### flow/design.v
`timescale 1 ns / 1 ps
module ame_sobel_filter #(
    parameter LINE_DATA_BITS = 7,
    parameter COMP_DATA_BITS = 8
) (
    input logic clk_i,
    input logic rst_n_i,
    input  logic comp_init_i,
    output logic comp_done_o,
    input logic [5:0] [LINE_DATA_BITS-1:0] line_data_i,
    output logic [3:0] [3:0] [COMP_DATA_BITS-1:0] comp_data_o
);
typedef enum logic [2:0] {
    IDLE   = 3'b000,
    COMP_1 = 3'b001,
    COMP_2 = 3'b010,
    COMP_3 = 3'b011,
    COMP_4 = 3'b100,
    COMP_5 = 3'b101,
    COMP_6 = 3'b110
} state_t;
state_t ctl_sta;
logic [5:0] [1:0] [COMP_DATA_BITS-1:0] line_data;
logic [3:0] [3:0] [COMP_DATA_BITS-1:0] comp_data;
typedef enum logic {
    DATA_1 = 1'b0,
    DATA_2 = 1'b1
} comp_data_t;
generate
    for (genvar i = 0; i < 6; i++) begin: comp_block
        assign line_data[i][DATA_1] = line_data_i[i];
        assign line_data[i][DATA_2] = line_data_i[i] << 1;
    end
endgenerate
logic comp_done;
assign comp_done_o = comp_done;
assign comp_data_o = comp_data;
always_ff @(posedge clk_i or negedge rst_n_i)
begin
    if (!rst_n_i) begin
        ctl_sta <= IDLE;
        comp_done <= 'b0;
        comp_data <= 'b0;
    end else begin
        case (ctl_sta)
            IDLE:
                ctl_sta <= comp_init_i ? COMP_1 : ctl_sta;
            COMP_1:
                ctl_sta <= COMP_2;
            COMP_2:
                ctl_sta <= COMP_3;
            COMP_3:
                ctl_sta <= COMP_4;
            COMP_4:
                ctl_sta <= COMP_5;
            COMP_5:
                ctl_sta <= COMP_6;
            COMP_6:
                ctl_sta <= comp_init_i ? COMP_1 : IDLE;
            default:
                ctl_sta <= IDLE;
        endcase
        comp_done <= (ctl_sta == COMP_6);
        case (ctl_sta)
            IDLE:
                comp_data <= 'b0;
            COMP_1: begin
                comp_data[0][0] <= - line_data[0][DATA_1] - line_data[1][DATA_2] - line_data[2][DATA_1];
                comp_data[1][0] <= - line_data[1][DATA_1] - line_data[2][DATA_2] - line_data[3][DATA_1];
                comp_data[2][0] <= - line_data[2][DATA_1] - line_data[3][DATA_2] - line_data[4][DATA_1];
                comp_data[3][0] <= - line_data[3][DATA_1] - line_data[4][DATA_2] - line_data[5][DATA_1];
            end
            COMP_2: begin
                comp_data[0][1] <= - line_data[0][DATA_1] - line_data[1][DATA_2] - line_data[2][DATA_1];
                comp_data[1][1] <= - line_data[1][DATA_1] - line_data[2][DATA_2] - line_data[3][DATA_1];
                comp_data[2][1] <= - line_data[2][DATA_1] - line_data[3][DATA_2] - line_data[4][DATA_1];
                comp_data[3][1] <= - line_data[3][DATA_1] - line_data[4][DATA_2] - line_data[5][DATA_1];
            end
            COMP_3: begin
                comp_data[0][0] <= comp_data[0][0] + line_data[0][DATA_1] + line_data[1][DATA_2] + line_data[2][DATA_1];
                comp_data[1][0] <= comp_data[1][0] + line_data[1][DATA_1] + line_data[2][DATA_2] + line_data[3][DATA_1];
                comp_data[2][0] <= comp_data[2][0] + line_data[2][DATA_1] + line_data[3][DATA_2] + line_data[4][DATA_1];
                comp_data[3][0] <= comp_data[3][0] + line_data[3][DATA_1] + line_data[4][DATA_2] + line_data[5][DATA_1];
                comp_data[0][2] <= - line_data[0][DATA_1] - line_data[1][DATA_2] - line_data[2][DATA_1];
                comp_data[1][2] <= - line_data[1][DATA_1] - line_data[2][DATA_2] - line_data[3][DATA_1];
                comp_data[2][2] <= - line_data[2][DATA_1] - line_data[3][DATA_2] - line_data[4][DATA_1];
                comp_data[3][2] <= - line_data[3][DATA_1] - line_data[4][DATA_2] - line_data[5][DATA_1];
            end
            COMP_4: begin
                comp_data[0][1] <= comp_data[0][1] + line_data[0][DATA_1] + line_data[1][DATA_2] + line_data[2][DATA_1];
                comp_data[1][1] <= comp_data[1][1] + line_data[1][DATA_1] + line_data[2][DATA_2] + line_data[3][DATA_1];
                comp_data[2][1] <= comp_data[2][1] + line_data[2][DATA_1] + line_data[3][DATA_2] + line_data[4][DATA_1];
                comp_data[3][1] <= comp_data[3][1] + line_data[3][DATA_1] + line_data[4][DATA_2] + line_data[5][DATA_1];
                comp_data[0][3] <= - line_data[0][DATA_1] - line_data[1][DATA_2] - line_data[2][DATA_1];
                comp_data[1][3] <= - line_data[1][DATA_1] - line_data[2][DATA_2] - line_data[3][DATA_1];
                comp_data[2][3] <= - line_data[2][DATA_1] - line_data[3][DATA_2] - line_data[4][DATA_1];
                comp_data[3][3] <= - line_data[3][DATA_1] - line_data[4][DATA_2] - line_data[5][DATA_1];
            end
            COMP_5: begin
                comp_data[0][2] <= comp_data[0][2] + line_data[0][DATA_1] + line_data[1][DATA_2] + line_data[2][DATA_1];
                comp_data[1][2] <= comp_data[1][2] + line_data[1][DATA_1] + line_data[2][DATA_2] + line_data[3][DATA_1];
                comp_data[2][2] <= comp_data[2][2] + line_data[2][DATA_1] + line_data[3][DATA_2] + line_data[4][DATA_1];
                comp_data[3][2] <= comp_data[3][2] + line_data[3][DATA_1] + line_data[4][DATA_2] + line_data[5][DATA_1];
            end
            COMP_6: begin
                comp_data[0][3] <= comp_data[0][3] + line_data[0][DATA_1] + line_data[1][DATA_2] + line_data[2][DATA_1];
                comp_data[1][3] <= comp_data[1][3] + line_data[1][DATA_1] + line_data[2][DATA_2] + line_data[3][DATA_1];
                comp_data[2][3] <= comp_data[2][3] + line_data[2][DATA_1] + line_data[3][DATA_2] + line_data[4][DATA_1];
                comp_data[3][3] <= comp_data[3][3] + line_data[3][DATA_1] + line_data[4][DATA_2] + line_data[5][DATA_1];
            end
            default:
                comp_data <= 'b0;
        endcase
    end
end
endmodule
### flow/run.sh
#!/bin/bash
# the make line also repeats each setting of config.mk as NAME=value (left out here)
make -C /OpenROAD-flow-scripts/flow DESIGN_CONFIG=/design/flow/config.mk WORK_HOME=/design/flow/orfs CLKGATE_MAP_FILE= finish
### flow/config.mk
export PLATFORM = sky130hd
export DESIGN_NAME = ame_sobel_filter
export DESIGN_NICKNAME = ame_sobel_filter
export VERILOG_FILES = /design/flow/design.v
export SDC_FILE = /design/flow/constraint.sdc
export NUM_CORES = 4
export LEC_CHECK = 0
export CAP_MARGIN = 20
export CELL_PAD_IN_SITES_GLOBAL_PLACEMENT = 3
export CORE_MARGIN = 2
export CORE_UTILIZATION = 65
export CTS_CLUSTER_SIZE = 95
export GPL_TIMING_DRIVEN = 0
export PLACE_DENSITY = 0.77
export SLEW_MARGIN = 30
export TNS_END_PERCENT = 55
### flow/constraint.sdc
create_clock -name core_clock -period 6.49 [get_ports {clk_i}]
set_input_delay 1.2980 -clock core_clock [delete_from_list [all_inputs] [get_ports {clk_i}]]
set_output_delay 1.2980 -clock core_clock [all_outputs]
set_load 0.01 [all_outputs]
==> impl_metrics.csv, run 1 <==
group,metric,value,unit
run_status,status,"aborted with a tool error",
run_status,stop_stage,"global placement without I/O",
run_status,error_line,"[ERROR GPL-0301] Utilization 127.939 % exceeds 100%.",
synthesis,synth_nets,1811,
synthesis,synth_flops,136,
die,core-area,21600,um2
die,fp_util,0.657,
die,die_y,152,um
synthesis,ys_cells,1472,
die,rows,54,
synthesis,ys_area,14200,um2
synthesis,async_flop_share,1.00,
synthesis,syn-cell-area,14200,um2
synthesis,aoi_share,0.209,
synthesis,top_cell,"inv_1",
synthesis,ys_sh_adder,0.342,
synthesis,simple_gate_share,0.0627,
synthesis,synth_top_area_share,0.238,
synthesis,ys_top_logic_family,"adder cells",
synthesis,synth_cell_types,45,
synthesis,flop_cell,"dfrtp_1",
synthesis,avgSynthCellArea,9.66,um2
synthesis,ys_sh_xor,0.0608,
synthesis,ys_seq_share,0.240,
synthesis,mux_share,0,
synthesis,top_area_cell,"dfrtp_1",
synthesis,area_leaders,"dfrtp_1, fa_1, ha_1",
synthesis,edf_count,0,
die,die_x,152,um
synthesis,synth_warnings,1,
synthesis,synth_cells,1472,
die,chipArea,23100,um2
synthesis,top_cells_by_count,"inv_1, fa_1, a21oi_1",
==> run 2, diff against run 1 <==
Settings changed: CAP_MARGIN 20 to 5, CELL_PAD_IN_SITES_GLOBAL_PLACEMENT 3 to unset, CTS_CLUSTER_DIAMETER set to 52, CTS_CLUSTER_SIZE 95 to 40, GPL_TIMING_DRIVEN 0 to unset, PLACE_DENSITY 0.77 to unset, SLEW_MARGIN 30 to 20, TNS_END_PERCENT 55 to unset.
Clock period 6.49 ns to 3.08 ns, I/O delays scaled along.
==> impl_metrics.csv, run 2 <==
group,metric,value,unit
place,preCtsSetupSlack,-1090,ps
synthesis,synth_cells,1472,
synthesis,synth_top_area_share,0.238,
worst_setup_path,cp.depth,13,
final_layout,comb_area,10700,um2
worst_setup_path,required,3450,ps
final_layout,regArea,3410,um2
global_routing,grtUsageMet2,0.677,
run_status,so_faults,"setup timing",
pwr,peakVddDrop,0.660,mV
final_layout,postLayoutCoreUtil,0.918,
detailed_routing,insertedDiodeCount,0,
detailed_routing,drtIter0Drc,1977,
global_routing,grt_antenna_before_repair,1,
detailed_routing,drcViolationCount,0,
die,rows,54,
pwr,seqPwrFrac,0.154,
final_layout,nFillCells,831,
synthesis,ys_sh_adder,0.342,
synthesis,ys_sh_xor,0.0608,
synthesis,top_cell,"inv_1",
worst_setup_path,cp.buffers_inverters,5,
synthesis,synth_cell_types,45,
pwr,p_clk,0.00221,W
synthesis,ys_seq_share,0.240,
run,max_cap_violations,0,
synthesis,flop_cell,"dfrtp_1",
synthesis,mux_share,0,
global_routing,overflow,0,
synthesis,synth_flops,136,
detailed_routing,via_per_inst,6.88,
worst_setup_path,cp_max_fo,4,
detailed_routing,firstDrtPassIters,10,
worst_setup_path,regToRegSetupSlack,180,ps
sta,fin_crit_sh,1.09,
worst_setup_path,crit_type,"in2reg",
clock_tree,numCtsBuffers,17,
sta,tightest_slew,1030,ps
synthesis,top_cells_by_count,"inv_1, fa_1, a21oi_1",
sta,hold_viol,0,
sta,clock_skew,14.6,ps
synthesis,edf_count,0,
place,place_congestion,0.943,
place,place_hpwl,33.9,mm
clock_tree,ctsHtreeMaxLevel,4,
global_routing,busiest_layer,"met2",
pwr,powerDensity,1100,nW/um2
sta,worst_slack,-288,ps
worst_setup_path,critPathLaunchType,"input port",
synthesis,simple_gate_share,0.0627,
die,die_y,152,um
final_layout,areaGrowthSynthToFinish,39.7,%
global_routing,grtUsageMet3,0.117,
synthesis,ys_area,14200,um2
die,die_x,152,um
pwr,cellLeakagePower,9.17,nW
sta,whs,128,ps
synthesis,ys_top_logic_family,"adder cells",
hold_path,hold_class,"in2async",
final_layout,final_cell_count_no_fill,2158,
worst_setup_path,crit_path_start,"line_data_i[23]",
synthesis,syn-cell-area,14200,um2
pwr,clock_power_share,0.101,
pwr,combPwrFrac,0.745,
synthesis,synth_nets,1811,
synthesis,aoi_share,0.209,
global_routing,grt_usage,0.432,
worst_setup_path,reg2reg_depth,9,
worst_setup_path,r2r_start,"comp_data[72]",
pwr,power_sequential,0.00337,W
worst_setup_path,crit_arrival,3730,ps
die,fp_util,0.657,
global_routing,grt_pass1_vias,14800,
final_layout,design_area,19900,um2
global_routing,grt_pass1_wl,78.4,mm
detailed_routing,num_vias,14800,
place,place_area,18000,um2
clock_tree,cts.reportedPaths.clkPinSlew,80,ps
worst_setup_path,cp_top_family,"adder cells",
run_status,status,"failed layout checks",
clock_tree,cts_hold_buf,0,
global_routing,use_met1,0.533,
detailed_routing,ant_nets,0,
clock_tree,insertion_delay,450,ps
clock_tree,cts_root_buf,"clkbuf_16",
place,dp.cells,2085,
pwr,switchingPower,0.0102,W
worst_setup_path,slowest_delay,600,ps
global_routing,grt_max_degree,53,
worst_setup_path,cp-endpoint,"comp_data[78]",
clock_tree,tritoncts,"yes",
worst_setup_path,crit_top_cell,"buf_6",
run,tool_warnings,35,
synthesis,area_leaders,"dfrtp_1, fa_1, ha_1",
sta,rsz0062_at_grt,"true",
synthesis,avgSynthCellArea,9.66,um2
sta,maxSlewViolCount,0,
pwr,p_sw_frac,0.467,
worst_setup_path,end_kind,"flip-flop",
synthesis,ys_cells,1472,
die,chipArea,23100,um2
die,core-area,21600,um2
sta,finalSetupViolCount,59,
clock_tree,clk_path_buf_depth,2,
detailed_routing,wl_per_cell,27.1,um
pwr,p_int,0.0117,W
worst_setup_path,regToRegEndpoint,"comp_data[78]",
pwr,maxPowerGroup,"combinational cells",
sta,maxSlewHeadroom,0.315,
pwr,pg_comb,0.0163,W
worst_setup_path,path_cells,"buf_6, clkinvlp_4, buf_6, fa_2, fa_1, inv_2, buf_6, fa_2, a21o_1, a21oi_2, xnor2_1, nand2_1, a31oi_1",
die,io_pins,174,
synthesis,async_flop_share,1.00,
final_layout,fin_nets,2205,
detailed_routing,wirelength,58.4,mm
clock_tree,cts_sinks,136,
worst_setup_path,slowest_stage,"fa_1",
sta,min_period,3370,ps
synthesis,top_area_cell,"dfrtp_1",
place,numPortBuffers,173,
sta,fmax,0.297,GHz
synthesis,synth_warnings,1,
==> run 2: what timing repair did <==
action	in CTS	in global routing
endpoints found under the setup margin	80	46
gates resized	202	129
pin swaps	115	131
setup buffers	27	17
gates cloned	0	0
==> run 2: through the flow <==
stage               TNS (ps)  power (W)
detailed placement    -66580     0.0160
finish                 -6340     0.0219
global route           -9940     0.0229
floorplan               -627     0.0108
global placement      -61800     0.0154
CTS                     -141     0.0193
==> run 2: cell type report <==
class | count | area share
Clock buffer | 19 | 0.0223
Clock inverter | 12 | 0.00769
Inverter | 243 | 0.0485
Multi-Input combinational cell | 1038 | 0.541
Sequential cell | 136 | 0.172
Tap cell | 280 | 0.0176
Timing Repair Buffer | 430 | 0.192
==> run 2: layer usage <==
metal,up-vias,part of all wire
met4,4,0.096
met3,514,0.14
met1,7013,0.32
met2,1514,0.44
li1,5798,-
met5,-,0.0014
==> run 3, diff against run 2 <==
Settings changed: CAP_MARGIN 5 to 20, CORE_UTILIZATION 65 to 66, CTS_CLUSTER_DIAMETER 52 to unset, CTS_CLUSTER_SIZE 40 to 41.
Clock period 3.08 ns to 3.07 ns, I/O delays scaled along.
==> impl_metrics.csv, run 3 <==
group,metric,value,unit
sta,finalSetupViolCount,63,
clock_tree,insertion_delay,460,ps
pwr,combPwrFrac,0.775,
detailed_routing,ant_nets,0,
global_routing,grt_pass1_wl,81.3,mm
sta,hold_viol,0,
synthesis,top_area_cell,"dfrtp_1",
die,die_y,151,um
sta,fmax,0.265,GHz
sta,fin_crit_sh,1.23,
die,rows,53,
final_layout,fin_nets,2207,
worst_setup_path,required,3340,ps
worst_setup_path,critPathLaunchType,"input port",
final_layout,areaGrowthSynthToFinish,42.7,%
pwr,p_int,0.0122,W
clock_tree,cts_sinks,136,
pwr,pg_comb,0.0188,W
pwr,p_clk,0.00199,W
pwr,power_sequential,0.00348,W
synthesis,edf_count,0,
run_status,status,"failed layout checks",
pwr,maxPowerGroup,"combinational cells",
pwr,seqPwrFrac,0.143,
detailed_routing,drcViolationCount,0,
worst_setup_path,crit_path_start,"line_data_i[23]",
global_routing,grt_antenna_before_repair,5,
die,die_x,151,um
pwr,power.total,0.0243,W
worst_setup_path,cp_max_fo,4,
global_routing,grt_usage,0.477,
place,place_hpwl,33.2,mm
synthesis,synth_cell_types,45,
synthesis,simple_gate_share,0.0627,
worst_setup_path,cp.depth,12,
detailed_routing,wirelength,72.5,mm
pwr,p_sw_frac,0.497,
synthesis,synth_cells,1472,
pwr,clock_power_share,0.082,
die,core-area,21100,um2
hold_path,hold_class,"in2async",
worst_setup_path,cp-endpoint,"comp_data[117]",
detailed_routing,drtIter0Drc,3544,
die,io_pins,174,
sta,min_period,3770,ps
clock_tree,clk_path_buf_depth,2,
worst_setup_path,crit_type,"in2reg",
clock_tree,cts_hold_buf,0,
place,place_area,17900,um2
detailed_routing,num_vias,16900,
synthesis,synth_nets,1811,
synthesis,ys_seq_share,0.240,
global_routing,grt_pass1_vias,15200,
run,max_cap_violations,0,
synthesis,synth_top_area_share,0.238,
worst_setup_path,crit_arrival,4040,ps
synthesis,ys_area,14200,um2
synthesis,mux_share,0,
synthesis,area_leaders,"dfrtp_1, fa_1, ha_1",
detailed_routing,via_per_inst,7.85,
synthesis,ys_sh_xor,0.0608,
synthesis,ys_cells,1472,
synthesis,flop_cell,"dfrtp_1",
synthesis,avgSynthCellArea,9.66,um2
synthesis,aoi_share,0.209,
final_layout,comb_area,11200,um2
sta,tightest_slew,965,ps
clock_tree,cts.reportedPaths.clkPinSlew,70,ps
worst_setup_path,end_kind,"flip-flop",
detailed_routing,firstDrtPassIters,15,
worst_setup_path,regToRegEndpoint,"comp_data[117]",
run,tool_warnings,36,
sta,maxSlewViolCount,0,
synthesis,async_flop_share,1.00,
pwr,cellLeakagePower,9.20,nW
pwr,powerDensity,1200,nW/um2
worst_setup_path,path_cells,"buf_6, clkinvlp_4, buf_6, fa_2, inv_4, fa_1, ha_1, a21o_1, a21oi_2, xnor2_1, a221oi_2, a21oi_1",
clock_tree,cts_root_buf,"clkbuf_16",
die,fp_util,0.674,
synthesis,synth_flops,136,
sta,clock_skew,15.1,ps
pwr,switchingPower,0.0121,W
worst_setup_path,cp.buffers_inverters,4,
synthesis,top_cells_by_count,"inv_1, fa_1, a21oi_1",
clock_tree,ctsHtreeMaxLevel,4,
final_layout,postLayoutCoreUtil,0.961,
global_routing,overflow,0,
worst_setup_path,crit_top_cell,"buf_6",
sta,maxSlewHeadroom,0.357,
detailed_routing,wl_per_cell,33.7,um
final_layout,design_area,20300,um2
synthesis,syn-cell-area,14200,um2
worst_setup_path,slowest_stage,"a221oi_2",
synthesis,ys_sh_adder,0.342,
final_layout,regArea,3410,um2
clock_tree,tritoncts,"yes",
place,numPortBuffers,173,
worst_setup_path,cp_top_family,"adder cells",
place,place_congestion,0.929,
synthesis,top_cell,"inv_1",
sta,worst_slack,-698,ps
synthesis,ys_top_logic_family,"adder cells",
worst_setup_path,r2r_start,"comp_data[112]",
run_status,so_faults,"setup timing",
worst_setup_path,reg2reg_depth,9,
die,chipArea,22700,um2
pwr,peakVddDrop,0.742,mV
final_layout,nFillCells,450,
worst_setup_path,regToRegSetupSlack,-140,ps
global_routing,grt_max_degree,65,
clock_tree,numCtsBuffers,17,
sta,rsz0062_at_grt,"true",
worst_setup_path,slowest_delay,750,ps
synthesis,synth_warnings,1,
## run 3: cell type report
cell class,count,share of cell area
diodes,1,0.000123
clock buffers,18,0.0217
clock inverters,12,0.00407
inverters,243,0.0476
multi-input cells,1038,0.553
flip-flops and latches,136,0.168
well taps,275,0.0170
repair buffers,432,0.188
## run 3: per-stage QoR
stage | cells | setup WS (ps) | hold WS [ps] | TNS, ps
final | 2155 | -698 | 140 | -11420
after global routing | 2154 | -753 | 194 | -15320
after CTS | 2135 | -82.7 | 170 | -248
after detailed placement | 2075 | -1000 | 541 | -63500
after global placement | 2075 | -892 | 516 | -56850
after floorplan | 1472 | -132 | 318 | -667
## run 3: what timing repair did
item | CTS | global route
setup endpoints to repair | 80 | 62
gates resized | 210 | 205
setup buffers | 30 | 19
pin swaps | 141 | 159
endpoints found under the hold margin | 0 | 0
## run 3: per-layer routing
layer,global-route usage,vias to the layer above,share of wire
met4,0.336,12,0.13
met2,0.743,2362,0.40
met1,0.575,7662,0.28
met3,0.129,1092,0.18
met5,0,-,0.0034
li1,-,5798,-
==> run 4, diff against run 3 <==
Settings changed: ABC_AREA set to 1, CELL_PAD_IN_SITES_GLOBAL_PLACEMENT set to 1, CORE_ASPECT_RATIO set to 0.5, CORE_UTILIZATION 66 to 57, CTS_CLUSTER_DIAMETER set to 216, CTS_CLUSTER_SIZE 41 to 98, SETUP_SLACK_MARGIN set to -0.5, TNS_END_PERCENT set to 5.
Clock period 3.07 ns to 5.0 ns, I/O delays scaled along.
==> impl_metrics.csv, run 4 <==
group,metric,value,unit
worst_setup_path,cp_max_fo,4,
worst_setup_path,crit_type,"in2reg",
worst_setup_path,regToRegSetupSlack,2140,ps
worst_setup_path,cp-endpoint,"comp_data[78]",
detailed_routing,firstDrtPassIters,6,
clock_tree,cts.reportedPaths.clkPinSlew,70,ps
clock_tree,tritoncts,"yes",
sta,fin_crit_sh,0.801,
hold_path,worstHoldStart,"comp_data[37]",
clock_tree,cts_sinks,136,
sta,maxSlewViolCount,0,
hold_path,min_to,"comp_data[37]",
final_layout,fin_nets,2633,
pwr,seqPwrFrac,0.197,
die,io_pins,174,
synthesis,synth_cells,2135,
run,tool_warnings,33,
pwr,maxPowerGroup,"combinational cells",
worst_setup_path,reg2reg_depth,7,
place,place_congestion,0.940,
worst_setup_path,cp_top_family,"adder cells",
synthesis,synth_flops,136,
global_routing,grt_antenna_before_repair,1,
hold_path,hold_class,"reg2reg",
sta,maxSlewHeadroom,0.289,
detailed_routing,drcViolationCount,0,
worst_setup_path,r2r_start,"ctl_sta[2]",
sta,min_period,4010,ps
sta,whs,511,ps
sta,rsz0062_at_grt,"false",
die,die_y,121,um
worst_setup_path,crit_path_start,"line_data_i[15]",
synthesis,edf_count,0,
die,chipArea,28800,um2
die,rows,42,
synthesis,avgSynthCellArea,7.30,um2
worst_setup_path,crit_arrival,4390,ps
final_layout,areaGrowthSynthToFinish,17.0,%
die,die_x,238,um
synthesis,async_flop_share,1.00,
pwr,peakVddDrop,0.366,mV
sta,setup_tns,0,ps
worst_setup_path,path_cells,"clkdlybuf4s50_1, inv_1, fa_1, inv_1, fa_1, ha_1, fa_1, nand3_1, nand2_1, nand2_1, nand3_1, nand2_1, inv_1, a21oi_1",
die,fp_util,0.585,
worst_setup_path,critPathLaunchType,"input port",
pwr,combPwrFrac,0.662,
run,max_cap_violations,0,
synthesis,syn-cell-area,15600,um2
die,core-area,26600,um2
clock_tree,numCtsBuffers,17,
sta,worst_slack,993,ps
synthesis,ys_cells,2135,
synthesis,top_cells_by_count,"nand2_1, inv_1, fa_1",
detailed_routing,via_per_inst,5.54,
synthesis,ys_seq_share,0.218,
worst_setup_path,cp.depth,14,
final_layout,postLayoutCoreUtil,0.684,
run_status,status,"complete, no violations",
worst_setup_path,cp.buffers_inverters,4,
synthesis,top_area_cell,"dfrtp_1",
worst_setup_path,slowest_delay,620,ps
pwr,p_int,0.00467,W
synthesis,top_cell,"nand2_1",
hold_path,holdPathStages,2,
clock_tree,cts_root_buf,"clkbuf_16",
pwr,switchingPower,0.00474,W
synthesis,aoi_share,0.0790,
final_layout,design_area,18200,um2
pwr,p_clk,0.00133,W
worst_setup_path,slowest_stage,"fa_1",
global_routing,grt_pass1_wl,80.6,mm
worst_setup_path,end_kind,"flip-flop",
synthesis,ys_area,15600,um2
place,numPortBuffers,173,
place,preCtsSetupSlack,582,ps
sta,tightest_slew,1060,ps
clock_tree,ctsHtreeMaxLevel,4,
synthesis,flop_cell,"dfrtp_1",
synthesis,synth_cell_types,27,
place,place_hpwl,39.2,mm
detailed_routing,drtIter0Drc,1540,
synthesis,synth_warnings,1,
worst_setup_path,regToRegEndpoint,"comp_data[22]",
pwr,cellLeakagePower,9.49,nW
synthesis,ys_sh_adder,0.312,
detailed_routing,num_vias,14700,
clock_tree,postCtsResizedCells,0,
sta,fmax,0.250,GHz
clock_tree,clk_path_buf_depth,2,
synthesis,ys_sh_xor,0.00754,
pwr,clock_power_share,0.142,
sta,clock_skew,8.85,ps
synthesis,synth_top_area_share,0.217,
pwr,pg_comb,0.00622,W
sta,finalSetupViolCount,0,
synthesis,synth_nets,2474,
global_routing,grt_usage,0.376,
clock_tree,post-cts-setup-buffer-count,0,
clock_tree,insertion_delay,470,ps
worst_setup_path,required,5390,ps
detailed_routing,ant_nets,0,
synthesis,area_leaders,"dfrtp_1, fa_1, nand2_1",
pwr,powerDensity,516,nW/um2
detailed_routing,wirelength,50.9,mm
global_routing,grt_pass1_vias,14300,
synthesis,mux_share,0,
synthesis,simple_gate_share,0.271,
place,place_area,17600,um2
pwr,power_sequential,0.00185,W
synthesis,ys_top_logic_family,"adder cells",
sta,hold_viol,0,
detailed_routing,wl_per_cell,19.2,um
clock_tree,cts_hold_buf,0,
pwr,p_sw_frac,0.504,
global_routing,grt_max_degree,86,
global_routing,overflow,0,
run 4: area by class of cell:
cell class	count	area (um2)
well taps	352	440
clock buffers	17	425
multi-input cells	1554	10400
repair buffers	188	1880
diodes	1	2.50
clock inverters	15	154
inverters	397	1490
fillers	2326	8410
flip-flops and latches	136	3410
run 4: routing by layer:
metal	track usage	share of wire
met3	0.112	0.12
met4	0.114	0.027
met1	0.524	0.43
met5	0	0
met2	0.567	0.42
run 4: per-stage QoR:
step	power (W)	std cells
floorplan	0.00588	2135
global placement	0.00781	2625
detailed placement	0.00794	2625
CTS	0.00929	2657
global route	0.0103	2660
finish	0.00940	2660
==> run 5, diff against run 4 <==
Settings changed: ABC_AREA 1 to unset, CELL_PAD_IN_SITES_GLOBAL_PLACEMENT 1 to unset, CORE_ASPECT_RATIO 0.5 to unset, CORE_UTILIZATION 57 to 58, CTS_CLUSTER_DIAMETER 216 to unset, CTS_CLUSTER_SIZE 98 to unset, SETUP_SLACK_MARGIN -0.5 to unset, TNS_END_PERCENT 5 to unset.
Clock period 5.0 ns to 2.54 ns, I/O delays scaled along.
==> impl_metrics.csv, run 5 <==
group,metric,value,unit
worst_setup_path,end_kind,"flip-flop",
worst_setup_path,cp.buffers_inverters,3,
synthesis,ys_sh_adder,0.342,
synthesis,ys_cells,1472,
synthesis,ys_area,14200,um2
synthesis,ys_sh_xor,0.0608,
detailed_routing,drcViolationCount,0,
worst_setup_path,crit_type,"in2reg",
pwr,pg_comb,0.0216,W
hold_path,hold_class,"in2async",
detailed_routing,drtIter0Drc,1716,
worst_setup_path,crit_top_cell,"fa_2",
clock_tree,cts_hold_buf,0,
worst_setup_path,critPathLaunchType,"input port",
synthesis,top_area_cell,"dfrtp_1",
die,chipArea,25800,um2
place,numPortBuffers,173,
pwr,clock_power_share,0.101,
global_routing,grt_pass1_wl,78.0,mm
sta,maxSlewHeadroom,0.361,
clock_tree,cts.reportedPaths.clkPinSlew,70,ps
pwr,power.total,0.0284,W
die,fp_util,0.588,
die,io_pins,174,
worst_setup_path,required,2810,ps
synthesis,aoi_share,0.209,
detailed_routing,insertedDiodeCount,0,
place,dp.cells,2161,
pwr,p_sw_frac,0.445,
global_routing,grt_max_degree,65,
sta,maxSlewViolCount,0,
synthesis,synth_flops,136,
sta,min_period,3130,ps
worst_setup_path,crit_path_start,"line_data_i[15]",
synthesis,synth_cell_types,45,
worst_setup_path,slowest_stage,"fa_2",
final_layout,postLayoutCoreUtil,0.885,
synthesis,avgSynthCellArea,9.66,um2
clock_tree,cts_root_buf,"clkbuf_16",
die,die_y,161,um
worst_setup_path,r2r_start,"comp_data[48]",
synthesis,synth_warnings,1,
pwr,cellLeakagePower,9.55,nW
synthesis,ys_seq_share,0.240,
pwr,powerDensity,1330,nW/um2
synthesis,synth_top_area_share,0.238,
run_status,so_faults,"setup timing",
final_layout,areaGrowthSynthToFinish,50.6,%
run,tool_warnings,35,
final_layout,nFillCells,1100,
global_routing,grt_usage,0.394,
pwr,switchingPower,0.0126,W
pwr,p_clk,0.00286,W
worst_setup_path,regToRegEndpoint,"comp_data[54]",
synthesis,edf_count,0,
detailed_routing,wl_per_cell,24.3,um
worst_setup_path,cp_top_family,"adder cells",
sta,rsz0062_at_grt,"true",
synthesis,syn-cell-area,14200,um2
worst_setup_path,crit_arrival,3400,ps
sta,finalSetupViolCount,79,
pwr,p_int,0.0157,W
pwr,power_sequential,0.00394,W
worst_setup_path,path_cells,"buf_8, clkinvlp_4, fa_2, inv_4, fa_2, ha_4, fa_2, a21o_1, a21oi_2, xnor2_1, a221oi_2, a32oi_1",
sta,fmax,0.319,GHz
clock_tree,cts_sinks,136,
synthesis,synth_nets,1811,
synthesis,mux_share,0,
place,place_area,19000,um2
sta,clock_skew,16.2,ps
sta,fin_crit_sh,1.23,
die,rows,57,
worst_setup_path,cp.depth,12,
global_routing,grt_pass1_vias,14400,
worst_setup_path,reg2reg_depth,9,
synthesis,top_cells_by_count,"inv_1, fa_1, a21oi_1",
place,place_hpwl,34.8,mm
synthesis,ys_top_logic_family,"adder cells",
synthesis,top_cell,"inv_1",
final_layout,final_cell_count_no_fill,2247,
detailed_routing,ant_nets,0,
die,die_x,161,um
detailed_routing,firstDrtPassIters,6,
sta,hold_viol,0,
run_status,status,"failed layout checks",
pwr,maxPowerGroup,"combinational cells",
synthesis,synth_cells,1472,
pwr,combPwrFrac,0.760,
final_layout,fin_nets,2250,
pwr,seqPwrFrac,0.139,
place,place_congestion,0.875,
pwr,peakVddDrop,0.734,mV
synthesis,area_leaders,"dfrtp_1, fa_1, ha_1",
detailed_routing,via_per_inst,6.32,
synthesis,simple_gate_share,0.0627,
clock_tree,insertion_delay,450,ps
final_layout,design_area,21400,um2
worst_setup_path,cp_max_fo,3,
clock_tree,numCtsBuffers,17,
worst_setup_path,slowest_delay,660,ps
synthesis,flop_cell,"dfrtp_1",
detailed_routing,num_vias,14200,
clock_tree,ctsHtreeMaxLevel,4,
sta,worst_slack,-594,ps
synthesis,async_flop_share,1.00,
clock_tree,clk_path_buf_depth,2,
sta,tightest_slew,957,ps
run,max_cap_violations,0,
die,core-area,24200,um2
worst_setup_path,cp-endpoint,"comp_data[54]",
global_routing,overflow,0,
worst_setup_path,regToRegSetupSlack,-240,ps
global_routing,grt_antenna_before_repair,0,
detailed_routing,wirelength,54.6,mm
clock_tree,tritoncts,"yes",
-- run 5: through the flow --
| step | setup TNS, ps | worst slack (ps) | hold slack (ps) |
|---|---|---|---|
| after floorplan | -20230 | -529 | 212 |
| after global placement | -102280 | -1370 | 500 |
| after detailed placement | -107090 | -1410 | 502 |
| after CTS | -18990 | -480 | 43.3 |
| after global routing | -28060 | -640 | 57.2 |
| final | -23300 | -594 | 10.2 |
-- run 5: area by class of cell --
| class | count | area (um2) | share of cell area |
|---|---|---|---|
| sequential | 136 | 3410 | 0.159 |
| clock buffer | 19 | 433 | 0.0202 |
| tap | 324 | 405 | 0.0189 |
| multi-input combinational | 1038 | 11600 | 0.544 |
| timing repair buffer | 475 | 4330 | 0.202 |
| clock inverter | 12 | 201 | 0.00941 |
| inverter | 243 | 983 | 0.0460 |
-- run 5: what timing repair did --
item / CTS / global route
endpoints found under the hold margin: 0 / 0
gates resized: 272 / 137
pin swaps: 209 / 154
buffers inserted: 41 / 22
gates cloned: 0 / 0
endpoints found under the setup margin: 96 / 80
-- run 5: layer usage --
metal | global-route usage | wire [um]
met5 | 0 | 0
met3 | 0.0697 | 5120
met1 | 0.500 | 19700
met4 | 0.205 | 3580
met2 | 0.649 | 26200
==> run 6, diff against run 5 <==
Settings changed: CORE_UTILIZATION 58 to 72, CTS_CLUSTER_DIAMETER set to 49, CTS_CLUSTER_SIZE set to 39, PLACE_DENSITY_LB_ADDON set to 0.25.
Clock period 2.54 ns to 3.67 ns, I/O delays scaled along.
==> impl_metrics.csv, run 6 <==
group,metric,value,unit
run_status,status,"aborted with a tool error",
run_status,stop_stage,"global routing",
run_status,error_line,"[ERROR GRT-0232] Routing congestion too high. Check the congestion heatmap in the GUI.",
synthesis,ys_sh_adder,0.342,
synthesis,synth_warnings,1,
synthesis,edf_count,0,
synthesis,avgSynthCellArea,9.66,um2
place,numPortBuffers,173,
global_routing,overflow,61,
die,chipArea,20900,um2
place,place_area,17600,um2
synthesis,ys_sh_xor,0.0608,
synthesis,synth_cell_types,45,
synthesis,synth_cells,1472,
place,preCtsSetupSlack,-630,ps
synthesis,synth_top_area_share,0.238,
clock_tree,cts_root_buf,"clkbuf_16",
clock_tree,clk_path_buf_depth,2,
synthesis,area_leaders,"dfrtp_1, fa_1, ha_1",
clock_tree,cts_sinks,136,
synthesis,top_cell,"inv_1",
clock_tree,numCtsBuffers,17,
synthesis,simple_gate_share,0.0627,
synthesis,synth_flops,136,
place,place_hpwl,37.1,mm
synthesis,top_cells_by_count,"inv_1, fa_1, a21oi_1",
synthesis,ys_cells,1472,
die,die_y,144,um
synthesis,async_flop_share,1.00,
clock_tree,cts_hold_buf,0,
place,dp.cells,2067,
die,rows,51,
synthesis,top_area_cell,"dfrtp_1",
synthesis,ys_top_logic_family,"adder cells",
global_routing,grt_usage,0.826,
synthesis,flop_cell,"dfrtp_1",
synthesis,mux_share,0,
synthesis,aoi_share,0.209,
die,io_pins,174,
die,fp_util,0.733,
synthesis,ys_area,14200,um2
die,die_x,144,um
synthesis,ys_seq_share,0.240,
place,place_congestion,0.978,
synthesis,synth_nets,1811,
clock_tree,ctsHtreeMaxLevel,4,
synthesis,syn-cell-area,14200,um2
die,core-area,19400,um2
==> run 6: repair_timing <==
action	4_1_cts
setup buffers	1
gates resized	77
setup endpoints to repair	44
endpoints found under the hold margin	0
pin swaps	7
==> run 6: metal layers <==
| metal | GRT overflow | track usage |
|---|---|---|
| met1 | 1 | 0.834 |
| met2 | 32 | 0.945 |
| met3 | 0 | 0.718 |
| met4 | 28 | 0.803 |
| met5 | 0 | 0.484 |
==> run 6: metrics by stage <==
| step | power [W] | utilization |
|---|---|---|
| after CTS | 0.0165 | 0.949 |
| after detailed placement | 0.0135 | 0.907 |
| after global placement | 0.0126 | 0.907 |
| after floorplan | 0.00875 | - |
==> run 7, diff against run 6 <==
Settings changed: CORE_UTILIZATION 72 to 52, CTS_CLUSTER_DIAMETER 49 to unset, CTS_CLUSTER_SIZE 39 to unset, GPL_ROUTABILITY_DRIVEN set to 0, PLACE_DENSITY_LB_ADDON 0.25 to 0.02, SLEW_MARGIN 20 to 25.
Clock period 3.67 ns to 7.68 ns, I/O delays scaled along.
==> impl_metrics.csv, run 7 <==
group,metric,value,unit
die,core-area,26900,um2
detailed_routing,insertedDiodeCount,0,
pwr,power_sequential,0.00131,W
die,die_y,169,um
hold_path,min_to,"ctl_sta[0]",
pwr,peakVddDrop,0.172,mV
pwr,clock_power_share,0.140,
clock_tree,insertion_delay,440,ps
hold_path,holdPathStages,2,
final_layout,areaGrowthSynthToFinish,18.2,%
detailed_routing,drcViolationCount,0,
synthesis,async_flop_share,1.00,
worst_setup_path,reg2reg_depth,9,
worst_setup_path,slowest_stage,"clkdlybuf4s50_1",
worst_setup_path,cp.buffers_inverters,3,
synthesis,synth_warnings,1,
worst_setup_path,cp_top_family,"adder cells",
clock_tree,cts_hold_buf,0,
sta,hold_viol,0,
worst_setup_path,cp.depth,12,
pwr,maxPowerGroup,"combinational cells",
run,tool_warnings,30,
place,place_hpwl,30.5,mm
final_layout,fin_nets,1959,
pwr,pg_comb,0.00434,W
clock_tree,cts_sinks,136,
sta,fmax,0.192,GHz
worst_setup_path,path_cells,"clkdlybuf4s50_1, inv_1, fa_1, inv_1, fa_1, ha_1, fa_1, a21o_1, a21oi_1, xnor2_1, a221oi_1, a32oi_1",
worst_setup_path,crit_path_start,"line_data_i[14]",
worst_setup_path,crit_top_cell,"fa_1",
final_layout,design_area,16800,um2
pwr,p_int,0.00354,W
hold_path,worstHoldStart,"ctl_sta[0]",
synthesis,ys_sh_adder,0.342,
synthesis,top_cell,"inv_1",
pwr,p_sw_frac,0.462,
pwr,p_clk,0.000919,W
clock_tree,tritoncts,"yes",
place,numPortBuffers,173,
synthesis,syn-cell-area,14200,um2
run_status,status,"complete, no violations",
clock_tree,numCtsBuffers,17,
synthesis,aoi_share,0.209,
synthesis,synth_cell_types,45,
global_routing,overflow,0,
die,rows,60,
sta,maxSlewHeadroom,0.300,
synthesis,synth_top_area_share,0.238,
synthesis,ys_seq_share,0.240,
synthesis,avgSynthCellArea,9.66,um2
synthesis,area_leaders,"dfrtp_1, fa_1, ha_1",
die,chipArea,28700,um2
pwr,seqPwrFrac,0.199,
sta,finalSetupViolCount,0,
synthesis,synth_flops,136,
clock_tree,clk_path_buf_depth,2,
worst_setup_path,slowest_delay,910,ps
detailed_routing,firstDrtPassIters,8,
clock_tree,ctsHtreeMaxLevel,4,
synthesis,ys_sh_xor,0.0608,
synthesis,synth_nets,1811,
global_routing,grt_pass1_vias,11600,
global_routing,grt_max_degree,73,
final_layout,nFillCells,2334,
global_routing,grt_usage,0.306,
synthesis,top_area_cell,"dfrtp_1",
place,preCtsSetupSlack,2040,ps
clock_tree,cts_root_buf,"clkbuf_16",
place,place_area,16200,um2
detailed_routing,via_per_inst,5.87,
synthesis,edf_count,0,
detailed_routing,num_vias,11600,
synthesis,ys_area,14200,um2
detailed_routing,wl_per_cell,21.3,um
sta,rsz0062_at_grt,"false",
worst_setup_path,end_kind,"flip-flop",
hold_path,hold_class,"reg2reg",
worst_setup_path,cp_max_fo,10,
worst_setup_path,r2r_start,"comp_data[48]",
worst_setup_path,regToRegSetupSlack,4610,ps
sta,clock_skew,16.5,ps
sta,maxSlewViolCount,0,
worst_setup_path,crit_type,"in2reg",
detailed_routing,ant_nets,0,
worst_setup_path,required,7960,ps
worst_setup_path,cp-endpoint,"comp_data[54]",
worst_setup_path,regToRegEndpoint,"comp_data[54]",
synthesis,mux_share,0,
sta,tightest_slew,1040,ps
clock_tree,cts.reportedPaths.clkPinSlew,70,ps
die,die_x,169,um
sta,worst_slack,2470,ps
synthesis,synth_cells,1472,
detailed_routing,drtIter0Drc,946,
synthesis,ys_top_logic_family,"adder cells",
pwr,combPwrFrac,0.661,
die,io_pins,174,
run,max_cap_violations,0,
sta,fin_crit_sh,0.678,
worst_setup_path,critPathLaunchType,"input port",
global_routing,grt_antenna_before_repair,0,
worst_setup_path,crit_arrival,5490,ps
sta,setup_tns,0,ps
die,fp_util,0.529,
pwr,cellLeakagePower,7.91,nW
pwr,switchingPower,0.00303,W
global_routing,grt_pass1_wl,66.7,mm
sta,min_period,5210,ps
synthesis,ys_cells,1472,
synthesis,top_cells_by_count,"inv_1, fa_1, a21oi_1",
clock_tree,postCtsResizedCells,0,
synthesis,flop_cell,"dfrtp_1",
detailed_routing,wirelength,42.1,mm
clock_tree,post-cts-setup-buffer-count,0,
pwr,powerDensity,391,nW/um2
synthesis,simple_gate_share,0.0627,
==> run 7: final cells by class <==
class	instances	area, um2	share of cell area
clock buffer	18	429	0.0255
clock inverter	14	195	0.0116
inverter	243	912	0.0543
multi-input combinational	1038	9610	0.572
sequential	136	3410	0.203
tap	341	427	0.0254
timing repair buffer	184	1820	0.108
==> run 7: per-stage QoR <==
stage	hold WS [ps]	instances	total power (W)	utilization
2_1_floorplan	369	1472	0.00418	-
3_3_place_gp	512	1942	0.00548	0.602
3_5_place_dp	525	1942	0.00558	0.602
4_1_cts	537	1974	0.00654	0.625
5_1_grt	586	1974	0.00718	0.625
6_report	532	1974	0.00657	0.625
==> run 7: per-layer routing <==
layer  vias to the layer above  GRT usage  part of all wire
met1                      5674      0.456              0.46
met4                         0     0.0899             0.027
met5                         -          0                 0
met2                       512      0.447              0.42
met3                        76     0.0714             0.091
li1                       5325          -                 -
==> run 8, diff against run 7 <==
Settings changed: ABC_AREA set to 1, CORE_ASPECT_RATIO set to 0.5, CORE_UTILIZATION 52 to 72, CTS_CLUSTER_DIAMETER set to 321, CTS_CLUSTER_SIZE set to 98, GPL_ROUTABILITY_DRIVEN 0 to unset, PLACE_DENSITY set to 0.39, PLACE_DENSITY_LB_ADDON 0.02 to unset, SLEW_MARGIN 25 to 20.
Clock period 7.68 ns to 3.42 ns, I/O delays scaled along.
==> impl_metrics.csv, run 8 <==
group,metric,value,unit
run_status,status,"aborted with a tool error",
run_status,stop_stage,"global routing",
run_status,error_line,"[ERROR GRT-0116] Global routing finished with congestion. Check the congestion regions in the DRC Viewer.",
synthesis,top_cells_by_count,"nand2_1, inv_1, fa_1",
synthesis,ys_cells,2135,
die,rows,37,
synthesis,synth_warnings,1,
synthesis,synth_cell_types,27,
synthesis,ys_area,15600,um2
synthesis,ys_sh_adder,0.312,
synthesis,flop_cell,"dfrtp_1",
place,dp.cells,2730,
synthesis,synth_nets,2474,
synthesis,ys_seq_share,0.218,
synthesis,avgSynthCellArea,7.30,um2
synthesis,simple_gate_share,0.271,
synthesis,ys_sh_xor,0.00754,
clock_tree,cts_sinks,136,
clock_tree,numCtsBuffers,17,
die,chipArea,22900,um2
clock_tree,cts_hold_buf,0,
die,core-area,20900,um2
synthesis,mux_share,0,
synthesis,synth_top_area_share,0.217,
global_routing,overflow,60,
die,die_x,212,um
die,fp_util,0.747,
place,place_congestion,0.986,
place,place_hpwl,44.5,mm
clock_tree,ctsHtreeMaxLevel,4,
synthesis,async_flop_share,1.00,
synthesis,aoi_share,0.0790,
synthesis,syn-cell-area,15600,um2
synthesis,area_leaders,"dfrtp_1, fa_1, nand2_1",
clock_tree,clk_path_buf_depth,2,
synthesis,top_area_cell,"dfrtp_1",
synthesis,ys_top_logic_family,"adder cells",
place,numPortBuffers,173,
synthesis,edf_count,0,
die,die_y,108,um
synthesis,top_cell,"nand2_1",
global_routing,grt_usage,0.739,
die,io_pins,174,
synthesis,synth_cells,2135,
synthesis,synth_flops,136,
clock_tree,cts_root_buf,"clkbuf_16",
run 8: metal layers:
metal  GRT usage  overflow
met2       0.886        34
met5       0.360         0
met3       0.619         6
met1       0.778         4
met4       0.621        16
run 8: per-stage QoR:
| step | TNS, ps | cell area (um2) | setup WS [ps] | hold WS (ps) | power (W) |
|---|---|---|---|---|---|
| 4_1_cts | 0 | 19500 | 4.68 | 291 | 0.0156 |
| 3_5_place_dp | -33250 | 18800 | -552 | 495 | 0.0129 |
| 3_3_place_gp | -24900 | 18800 | -434 | 489 | 0.0122 |
| 2_1_floorplan | 0 | 15600 | 291 | 388 | 0.00859 |
run 8: timing repair:
action,4_1_cts
gates cloned,0
resized,47
buffers inserted,1
endpoints found under the setup margin,43
pin swaps,1
==> run 9, diff against run 8 <==
Settings changed: CAP_MARGIN 20 to 25, CELL_PAD_IN_SITES_DETAIL_PLACEMENT set to 0, CELL_PAD_IN_SITES_GLOBAL_PLACEMENT set to 3, CORE_ASPECT_RATIO 0.5 to 1.55, CORE_MARGIN 2 to 3, CORE_UTILIZATION 72 to 56, CTS_CLUSTER_DIAMETER 321 to 192, CTS_CLUSTER_SIZE 98 to 89, HOLD_SLACK_MARGIN set to -0.05, MAX_ROUTING_LAYER set to met4, MIN_ROUTING_LAYER set to met2, PLACE_DENSITY 0.39 to unset, SLEW_MARGIN 20 to 10, TNS_END_PERCENT set to 65.
Clock period 3.42 ns to 3.92 ns, I/O delays scaled along.
==> impl_metrics.csv, run 9 <==
group,metric,value,unit
run_status,error_line,"[ERROR GPL-0301] Utilization 128.892 % exceeds 100%.",
synthesis,ys_cells,2135,
die,fp_util,0.573,
synthesis,synth_cells,2135,
synthesis,ys_sh_xor,0.00754,
synthesis,ys_area,15600,um2
die,chipArea,29900,um2
synthesis,synth_cell_types,27,
synthesis,top_area_cell,"dfrtp_1",
die,die_y,214,um
synthesis,syn-cell-area,15600,um2
synthesis,top_cells_by_count,"nand2_1, inv_1, fa_1",
synthesis,synth_nets,2474,
synthesis,area_leaders,"dfrtp_1, fa_1, nand2_1",
synthesis,synth_warnings,1,
synthesis,aoi_share,0.0790,
synthesis,ys_seq_share,0.218,
synthesis,flop_cell,"dfrtp_1",
synthesis,top_cell,"nand2_1",
synthesis,simple_gate_share,0.271,
run_status,stop_stage,"global placement without I/O",
synthesis,edf_count,0,
die,core-area,27200,um2
synthesis,synth_flops,136,
synthesis,ys_top_logic_family,"adder cells",
synthesis,avgSynthCellArea,7.30,um2
die,rows,75,
die,die_x,140,um
synthesis,mux_share,0,
run_status,status,"aborted with a tool error",
synthesis,synth_top_area_share,0.217,
synthesis,async_flop_share,1.00,
synthesis,ys_sh_adder,0.312,
==> run 10, diff against run 9 <==
Settings changed: ABC_AREA 1 to unset, CAP_MARGIN 25 to 20, CELL_PAD_IN_SITES_DETAIL_PLACEMENT 0 to unset, CELL_PAD_IN_SITES_GLOBAL_PLACEMENT 3 to unset, CORE_ASPECT_RATIO 1.55 to unset, CORE_MARGIN 3 to 2, CORE_UTILIZATION 56 to 24, CTS_CLUSTER_DIAMETER 192 to unset, CTS_CLUSTER_SIZE 89 to unset, HOLD_SLACK_MARGIN -0.05 to unset, MAX_ROUTING_LAYER met4 to unset, MIN_ROUTING_LAYER met2 to unset, SLEW_MARGIN 10 to 20, TNS_END_PERCENT 65 to unset.
Clock period 3.92 ns to 6.36 ns, I/O delays scaled along.
==> impl_metrics.csv, run 10 <==
group,metric,value,unit
run_status,status,"complete, no violations",
sta,tightest_slew,909,ps
synthesis,ys_top_logic_family,"adder cells",
die,rows,89,
synthesis,synth_cells,1472,
pwr,p_sw_frac,0.472,
worst_setup_path,end_kind,"flip-flop",
synthesis,avgSynthCellArea,9.66,um2
run,tool_warnings,30,
synthesis,top_cell,"inv_1",
worst_setup_path,cp_top_family,"adder cells",
worst_setup_path,cp_max_fo,6,
worst_setup_path,slowest_delay,760,ps
sta,finalSetupViolCount,0,
synthesis,ys_seq_share,0.240,
place,place_hpwl,36.4,mm
synthesis,synth_warnings,1,
worst_setup_path,regToRegEndpoint,"comp_data[54]",
pwr,combPwrFrac,0.674,
hold_path,worstHoldStart,"ctl_sta[0]",
worst_setup_path,regToRegSetupSlack,3270,ps
clock_tree,post-cts-setup-buffer-count,0,
sta,fin_crit_sh,0.730,
hold_path,holdPathStages,2,
pwr,peakVddDrop,0.218,mV
run,max_cap_violations,0,
die,io_pins,174,
global_routing,grt_pass1_vias,12000,
place,numPortBuffers,173,
pwr,maxPowerGroup,"combinational cells",
worst_setup_path,path_cells,"clkdlybuf4s50_1, inv_1, fa_1, inv_1, fa_1, ha_1, fa_1, a21o_1, a21oi_1, xnor2_1, a21oi_1, a22oi_1",
worst_setup_path,reg2reg_depth,9,
detailed_routing,drcViolationCount,0,
pwr,seqPwrFrac,0.202,
synthesis,edf_count,0,
synthesis,area_leaders,"dfrtp_1, fa_1, ha_1",
synthesis,synth_cell_types,45,
place,place_area,16700,um2
worst_setup_path,slowest_stage,"clkdlybuf4s50_1",
worst_setup_path,cp-endpoint,"comp_data[118]",
pwr,powerDensity,457,nW/um2
final_layout,final_cell_count_no_fill,2410,
global_routing,grt_pass1_wl,73.0,mm
synthesis,top_cells_by_count,"inv_1, fa_1, a21oi_1",
worst_setup_path,crit_top_cell,"fa_1",
global_routing,grt_antenna_before_repair,4,
final_layout,design_area,17300,um2
synthesis,aoi_share,0.209,
clock_tree,ctsHtreeMaxLevel,4,
synthesis,async_flop_share,1.00,
sta,hold_viol,0,
final_layout,fin_nets,1962,
clock_tree,tritoncts,"yes",
clock_tree,cts_root_buf,"clkbuf_16",
global_routing,grt_usage,0.160,
clock_tree,postCtsResizedCells,0,
clock_tree,cts.reportedPaths.clkPinSlew,60,ps
place,place_congestion,0.876,
sta,setup_tns,0,ps
die,die_y,247,um
pwr,clock_power_share,0.124,
synthesis,ys_sh_xor,0.0608,
clock_tree,clk_path_buf_depth,2,
detailed_routing,ant_nets,0,
synthesis,top_area_cell,"dfrtp_1",
pwr,p_int,0.00417,W
synthesis,ys_cells,1472,
detailed_routing,wirelength,47.4,mm
synthesis,syn-cell-area,14200,um2
detailed_routing,num_vias,11200,
worst_setup_path,r2r_start,"comp_data[48]",
synthesis,synth_nets,1811,
synthesis,synth_flops,136,
synthesis,simple_gate_share,0.0627,
final_layout,areaGrowthSynthToFinish,21.6,%
clock_tree,insertion_delay,450,ps
pwr,switchingPower,0.00373,W
pwr,cellLeakagePower,7.91,nW
die,core-area,58800,um2
worst_setup_path,crit_path_start,"line_data_i[28]",
synthesis,ys_sh_adder,0.342,
sta,maxSlewViolCount,0,
clock_tree,cts_hold_buf,0,
die,chipArea,61200,um2
worst_setup_path,critPathLaunchType,"input port",
global_routing,grt_max_degree,88,
sta,min_period,4640,ps
clock_tree,numCtsBuffers,17,
synthesis,ys_area,14200,um2
worst_setup_path,cp.depth,12,
sta,maxSlewHeadroom,0.394,
global_routing,overflow,0,
worst_setup_path,crit_type,"in2reg",
clock_tree,cts_sinks,136,
pwr,p_clk,0.000978,W
hold_path,min_to,"ctl_sta[0]",
detailed_routing,drtIter0Drc,790,
die,fp_util,0.242,
detailed_routing,wl_per_cell,19.7,um
worst_setup_path,required,6720,ps
sta,rsz0062_at_grt,"false",
sta,clock_skew,15.2,ps
detailed_routing,firstDrtPassIters,5,
detailed_routing,via_per_inst,4.66,
pwr,pg_comb,0.00532,W
worst_setup_path,crit_arrival,5000,ps
place,dp.cells,2377,
die,die_x,247,um
hold_path,hold_class,"reg2reg",
pwr,power_sequential,0.00159,W
sta,fmax,0.215,GHz
worst_setup_path,cp.buffers_inverters,3,
synthesis,flop_cell,"dfrtp_1",
synthesis,synth_top_area_share,0.238,
synthesis,mux_share,0,
## run 10: stage by stage
stage	setup WS, ps	power [W]	util	hold WS (ps)
global route	1460	0.00868	0.294	564
finish	1720	0.00790	0.294	525
floorplan	2320	0.00505	-	369
detailed placement	1280	0.00686	0.285	517
CTS	1740	0.00792	0.294	528
global placement	1350	0.00672	0.285	510
## run 10: layout make-up
cell class / instances / area (um2)
repair buffers: 187 / 1840
inverters: 243 / 912
diodes: 2 / 5.00
well taps: 773 / 967
clock buffers: 22 / 474
multi-input cells: 1038 / 9610
fillers: 6130 / 41500
flip-flops and latches: 136 / 3410
clock inverters: 9 / 75.1
## run 10: routing by layer
layer  wire, um  part of all wire  up-vias  GRT usage
li1           -                 -     5320          -
met1      21300              0.45     5442      0.215
met2      21000              0.44      373      0.243
met3       3270             0.069       89     0.0413
met4       1810             0.038        6     0.0685
met5         33           0.00070        -          0
==> run 11, diff against run 10 <==
Settings changed: CELL_PAD_IN_SITES_DETAIL_PLACEMENT set to 0, CELL_PAD_IN_SITES_GLOBAL_PLACEMENT set to 2, CORE_MARGIN 2 to 3, CORE_UTILIZATION 24 to 56, CTS_CLUSTER_SIZE set to 29, MAX_ROUTING_LAYER set to met4, SETUP_SLACK_MARGIN set to 0.93, SLEW_MARGIN 20 to 5.
Clock period 6.36 ns to 3.4 ns, I/O delays scaled along.
==> impl_metrics.csv, run 11 <==
group,metric,value,unit
synthesis,flop_cell,"dfrtp_1",
die,rows,57,
synthesis,synth_cells,1472,
synthesis,top_cell,"inv_1",
synthesis,aoi_share,0.209,
synthesis,ys_sh_adder,0.342,
synthesis,synth_top_area_share,0.238,
die,die_y,165,um
synthesis,edf_count,0,
synthesis,syn-cell-area,14200,um2
synthesis,avgSynthCellArea,9.66,um2
run_status,stop_stage,"global placement without I/O",
synthesis,synth_flops,136,
synthesis,mux_share,0,
die,die_x,165,um
synthesis,ys_cells,1472,
synthesis,ys_top_logic_family,"adder cells",
die,fp_util,0.578,
run_status,status,"aborted with a tool error",
synthesis,async_flop_share,1.00,
synthesis,synth_cell_types,45,
synthesis,top_area_cell,"dfrtp_1",
synthesis,area_leaders,"dfrtp_1, fa_1, ha_1",
die,chipArea,27300,um2
synthesis,ys_area,14200,um2
synthesis,synth_nets,1811,
synthesis,simple_gate_share,0.0627,
run_status,error_line,"[ERROR GPL-0301] Utilization 100.358 % exceeds 100%.",
synthesis,ys_sh_xor,0.0608,
synthesis,ys_seq_share,0.240,
synthesis,synth_warnings,1,
synthesis,top_cells_by_count,"inv_1, fa_1, a21oi_1",
die,core-area,24600,um2
==> run 12, diff against run 11 <==
Settings changed: CELL_PAD_IN_SITES_DETAIL_PLACEMENT 0 to unset, CELL_PAD_IN_SITES_GLOBAL_PLACEMENT 2 to unset, CORE_MARGIN 3 to 2, CORE_UTILIZATION 56 to 52, CTS_CLUSTER_SIZE 29 to unset, GPL_ROUTABILITY_DRIVEN set to 0, MAX_ROUTING_LAYER met4 to unset, SETUP_SLACK_MARGIN 0.93 to unset, SLEW_MARGIN 5 to 20.
Clock period 3.4 ns to 3.79 ns, I/O delays scaled along.
==> impl_metrics.csv, run 12 <==
group,metric,value,unit
clock_tree,ctsHtreeMaxLevel,4,
synthesis,aoi_share,0.209,
worst_setup_path,critPathLaunchType,"input port",
worst_setup_path,cp-endpoint,"comp_data[127]",
detailed_routing,wl_per_cell,20.6,um
place,place_area,17700,um2
synthesis,ys_sh_adder,0.342,
sta,min_period,3670,ps
sta,finalSetupViolCount,0,
worst_setup_path,end_kind,"flip-flop",
clock_tree,numCtsBuffers,17,
clock_tree,insertion_delay,440,ps
clock_tree,cts_sinks,136,
detailed_routing,wirelength,44.8,mm
die,chipArea,28700,um2
run,max_cap_violations,0,
sta,maxSlewViolCount,0,
die,io_pins,174,
sta,fin_crit_sh,0.969,
run,tool_warnings,31,
synthesis,top_area_cell,"dfrtp_1",
clock_tree,tritoncts,"yes",
worst_setup_path,cp.depth,12,
pwr,clock_power_share,0.125,
clock_tree,cts_hold_buf,0,
sta,whs,310,ps
pwr,pg_comb,0.0105,W
synthesis,synth_warnings,1,
pwr,powerDensity,805,nW/um2
final_layout,comb_area,9800,um2
worst_setup_path,slowest_delay,520,ps
pwr,cellLeakagePower,8.93,nW
worst_setup_path,reg2reg_depth,9,
synthesis,ys_sh_xor,0.0608,
hold_path,hold_class,"in2async",
synthesis,flop_cell,"dfrtp_1",
sta,maxSlewHeadroom,0.335,
detailed_routing,via_per_inst,5.65,
global_routing,grt_pass1_wl,70.2,mm
pwr,power_sequential,0.00266,W
worst_setup_path,regToRegSetupSlack,890,ps
worst_setup_path,crit_arrival,4040,ps
pwr,power.total,0.0150,W
die,die_y,169,um
pwr,switchingPower,0.00669,W
die,die_x,169,um
synthesis,ys_cells,1472,
synthesis,synth_nets,1811,
sta,clock_skew,19.5,ps
global_routing,grt_antenna_before_repair,1,
final_layout,regArea,3410,um2
worst_setup_path,slowest_stage,"clkdlybuf4s50_1",
run_status,status,"complete, no violations",
worst_setup_path,cp_max_fo,5,
final_layout,fin_nets,2163,
pwr,maxPowerGroup,"combinational cells",
worst_setup_path,cp_top_family,"adder cells",
worst_setup_path,required,4160,ps
global_routing,grt_max_degree,61,
synthesis,edf_count,0,
die,rows,60,
worst_setup_path,cp.buffers_inverters,4,
clock_tree,clk_path_buf_depth,2,
global_routing,grt_pass1_vias,12400,
worst_setup_path,crit_path_start,"line_data_i[29]",
worst_setup_path,regToRegEndpoint,"comp_data[54]",
worst_setup_path,crit_type,"in2reg",
clock_tree,cts.reportedPaths.clkPinSlew,80,ps
synthesis,ys_seq_share,0.240,
final_layout,nFillCells,2184,
sta,fmax,0.272,GHz
synthesis,ys_top_logic_family,"adder cells",
detailed_routing,insertedDiodeCount,0,
detailed_routing,ant_nets,0,
pwr,peakVddDrop,0.387,mV
pwr,p_sw_frac,0.447,
synthesis,avgSynthCellArea,9.66,um2
die,core-area,26900,um2
clock_tree,cts_root_buf,"clkbuf_16",
worst_setup_path,r2r_start,"comp_data[48]",
sta,hold_viol,0,
synthesis,ys_area,14200,um2
detailed_routing,drtIter0Drc,1060,
synthesis,syn-cell-area,14200,um2
place,numPortBuffers,173,
synthesis,simple_gate_share,0.0627,
synthesis,synth_cells,1472,
place,place_hpwl,33.7,mm
detailed_routing,num_vias,12300,
synthesis,async_flop_share,1.00,
final_layout,areaGrowthSynthToFinish,30.9,%
die,fp_util,0.529,
final_layout,design_area,18600,um2
pwr,p_clk,0.00187,W
global_routing,grt_usage,0.323,
pwr,seqPwrFrac,0.177,
detailed_routing,firstDrtPassIters,5,
global_routing,overflow,0,
pwr,p_int,0.00829,W
sta,rsz0062_at_grt,"false",
synthesis,synth_flops,136,
synthesis,mux_share,0,
synthesis,synth_cell_types,45,
pwr,combPwrFrac,0.698,
synthesis,top_cell,"inv_1",
synthesis,area_leaders,"dfrtp_1, fa_1, ha_1",
detailed_routing,drcViolationCount,0,
synthesis,synth_top_area_share,0.238,
synthesis,top_cells_by_count,"inv_1, fa_1, a21oi_1",
sta,tightest_slew,998,ps
worst_setup_path,path_cells,"clkdlybuf4s50_1, inv_1, fa_1, buf_4, fa_1, inv_1, ha_1, a211oi_1, o21bai_1, a2111o_1, o211a_1, a21oi_2",
run 12: through the flow:
stage	setup WS [ps]	util	setup TNS, ps	std cells
after global routing	1.31	0.692	0	2178
after CTS	12.8	0.684	0	2175
after floorplan	260	-	0	1472
after detailed placement	-511	0.660	-17860	2143
final	119	0.692	0	2178
after global placement	-493	0.660	-16910	2143
run 12: cell type report:
type / instances / share of cell area
Inverter: 243 / 0.0492
Timing Repair Buffer: 388 / 0.184
Clock buffer: 17 / 0.0229
Clock inverter: 15 / 0.0102
Sequential cell: 136 / 0.183
Multi-Input combinational cell: 1038 / 0.527
Tap cell: 341 / 0.0229
run 12: metal layers:
layer / share of wire / global-route usage / up-vias / routed length (um)
met4: 0.027 / 0.101 / 2 / 1200
met1: 0.46 / 0.479 / 5993 / 20400
met2: 0.43 / 0.481 / 513 / 19500
li1: - / - / 5733 / -
met5: 0.00022 / 0 / - / 10
met3: 0.082 / 0.0595 / 63 / 3700
run 12: timing repair:
action                                  CTS  global route
resized                                   6            66
buffers inserted                          0             3
pin swaps                                 2            19
endpoints found under the setup margin    5            33
==> run 13, diff against run 12 <==
Settings changed: CAP_MARGIN 20 to 5, CELL_PAD_IN_SITES_DETAIL_PLACEMENT set to 0, CORE_UTILIZATION 52 to 66, CTS_CLUSTER_DIAMETER set to 44, CTS_CLUSTER_SIZE set to 40, GPL_ROUTABILITY_DRIVEN 0 to unset, SETUP_SLACK_MARGIN set to -0.18, SLEW_MARGIN 20 to 30, TNS_END_PERCENT set to 5.
Clock period 3.79 ns to 3.37 ns, I/O delays scaled along.
==> impl_metrics.csv, run 13 <==
group,metric,value,unit
run_status,status,"failed layout checks",
run_status,so_faults,"setup timing",
place,place_hpwl,33.7,mm
global_routing,grt_antenna_before_repair,0,
synthesis,avgSynthCellArea,9.66,um2
pwr,power_sequential,0.00300,W
pwr,p_int,0.00966,W
synthesis,synth_cell_types,45,
run,tool_warnings,34,
synthesis,synth_flops,136,
clock_tree,cts_sinks,136,
synthesis,flop_cell,"dfrtp_1",
synthesis,area_leaders,"dfrtp_1, fa_1, ha_1",
sta,fmax,0.280,GHz
worst_setup_path,regToRegEndpoint,"comp_data[110]",
pwr,p_clk,0.00209,W
worst_setup_path,end_kind,"flip-flop",
worst_setup_path,reg2reg_depth,10,
clock_tree,clk_path_buf_depth,2,
worst_setup_path,cp_top_family,"adder cells",
clock_tree,cts.reportedPaths.clkPinSlew,70,ps
global_routing,grt_pass1_wl,71.7,mm
synthesis,synth_top_area_share,0.238,
worst_setup_path,crit_path_start,"line_data_i[8]",
global_routing,grt_pass1_vias,13400,
clock_tree,cts_root_buf,"clkbuf_16",
pwr,cellLeakagePower,8.96,nW
worst_setup_path,cp_max_fo,4,
place,place_congestion,0.893,
worst_setup_path,cp-endpoint,"comp_data[7]",
synthesis,ys_top_logic_family,"adder cells",
synthesis,synth_nets,1811,
die,chipArea,22700,um2
detailed_routing,drcViolationCount,0,
place,numPortBuffers,173,
detailed_routing,insertedDiodeCount,0,
final_layout,areaGrowthSynthToFinish,31.4,%
final_layout,fin_nets,2166,
hold_path,hold_class,"in2async",
sta,tightest_slew,767,ps
synthesis,ys_area,14200,um2
pwr,switchingPower,0.00804,W
worst_setup_path,cp.depth,11,
clock_tree,tritoncts,"yes",
clock_tree,cts_hold_buf,0,
worst_setup_path,slowest_stage,"fa_1",
detailed_routing,via_per_inst,6.45,
final_layout,postLayoutCoreUtil,0.885,
pwr,p_sw_frac,0.454,
synthesis,synth_warnings,1,
worst_setup_path,regToRegSetupSlack,510,ps
synthesis,ys_sh_xor,0.0608,
synthesis,simple_gate_share,0.0627,
synthesis,edf_count,0,
worst_setup_path,path_cells,"clkdlybuf4s50_1, inv_1, fa_1, fa_1, inv_1, ha_1, a211oi_2, o21ai_2, a211o_1, and3_1, a21oi_1",
synthesis,async_flop_share,1.00,
detailed_routing,wl_per_cell,22.9,um
synthesis,aoi_share,0.209,
synthesis,ys_sh_adder,0.342,
worst_setup_path,critPathLaunchType,"input port",
worst_setup_path,crit_type,"in2reg",
sta,maxSlewHeadroom,0.489,
die,io_pins,174,
worst_setup_path,required,3730,ps
synthesis,top_cells_by_count,"inv_1, fa_1, a21oi_1",
pwr,pg_comb,0.0126,W
global_routing,overflow,0,
place,preCtsSetupSlack,-852,ps
synthesis,synth_cells,1472,
sta,clock_skew,15.1,ps
sta,worst_slack,-197,ps
synthesis,top_area_cell,"dfrtp_1",
synthesis,top_cell,"inv_1",
detailed_routing,firstDrtPassIters,7,
sta,fin_crit_sh,1.06,
detailed_routing,wirelength,48.5,mm
global_routing,grt_max_degree,60,
pwr,peakVddDrop,0.556,mV
detailed_routing,drtIter0Drc,1577,
pwr,clock_power_share,0.118,
pwr,power.total,0.0177,W
sta,finalSetupViolCount,45,
die,die_y,151,um
detailed_routing,ant_nets,0,
sta,maxSlewViolCount,0,
pwr,maxPowerGroup,"combinational cells",
synthesis,mux_share,0,
worst_setup_path,r2r_start,"comp_data[104]",
clock_tree,numCtsBuffers,17,
sta,whs,164,ps
worst_setup_path,crit_arrival,3930,ps
die,core-area,21100,um2
final_layout,nFillCells,1045,
synthesis,ys_cells,1472,
worst_setup_path,cp.buffers_inverters,3,
pwr,combPwrFrac,0.712,
synthesis,ys_seq_share,0.240,
sta,hold_viol,0,
sta,min_period,3570,ps
pwr,powerDensity,948,nW/um2
clock_tree,insertion_delay,450,ps
pwr,seqPwrFrac,0.170,
clock_tree,ctsHtreeMaxLevel,4,
die,die_x,151,um
sta,rsz0062_at_grt,"true",
global_routing,grt_usage,0.418,
synthesis,syn-cell-area,14200,um2
die,rows,53,
detailed_routing,num_vias,13600,
worst_setup_path,slowest_delay,560,ps
run,max_cap_violations,0,
die,fp_util,0.674,
run 13: through the flow:
step | area, um2 | setup TNS (ps) | instances
after CTS | 18400 | -5840 | 2112
final | 18700 | -3790 | 2115
after detailed placement | 17600 | -43690 | 2078
after floorplan | 14200 | -76.0 | 1472
after global routing | 18700 | -8270 | 2115
after global placement | 17600 | -39290 | 2078
run 13: metal layers:
metal	wire length (um)	share of wire	vias up	GRT usage
met5	0	0	-	0
met4	2470	0.051	0	0.165
met3	6270	0.13	228	0.110
met2	21800	0.45	1098	0.638
met1	17900	0.37	6587	0.574
li1	-	-	5732	-
run 13: timing repair:
action,4_1_cts,5_1_grt
pin swaps,3,27
setup endpoints to repair,32,39
gates resized,60,82
setup buffers,2,3
run 13: area by class of cell:
cell class	instances	area, um2	share of cell area
multi-input combinational	1038	9950	0.533
tap	275	344	0.0184
inverter	243	928	0.0497
clock inverter	11	173	0.00925
timing repair buffer	391	3420	0.183
sequential	136	3410	0.183
clock buffer	21	450	0.0241
Power and IR drop assume default switching activity.
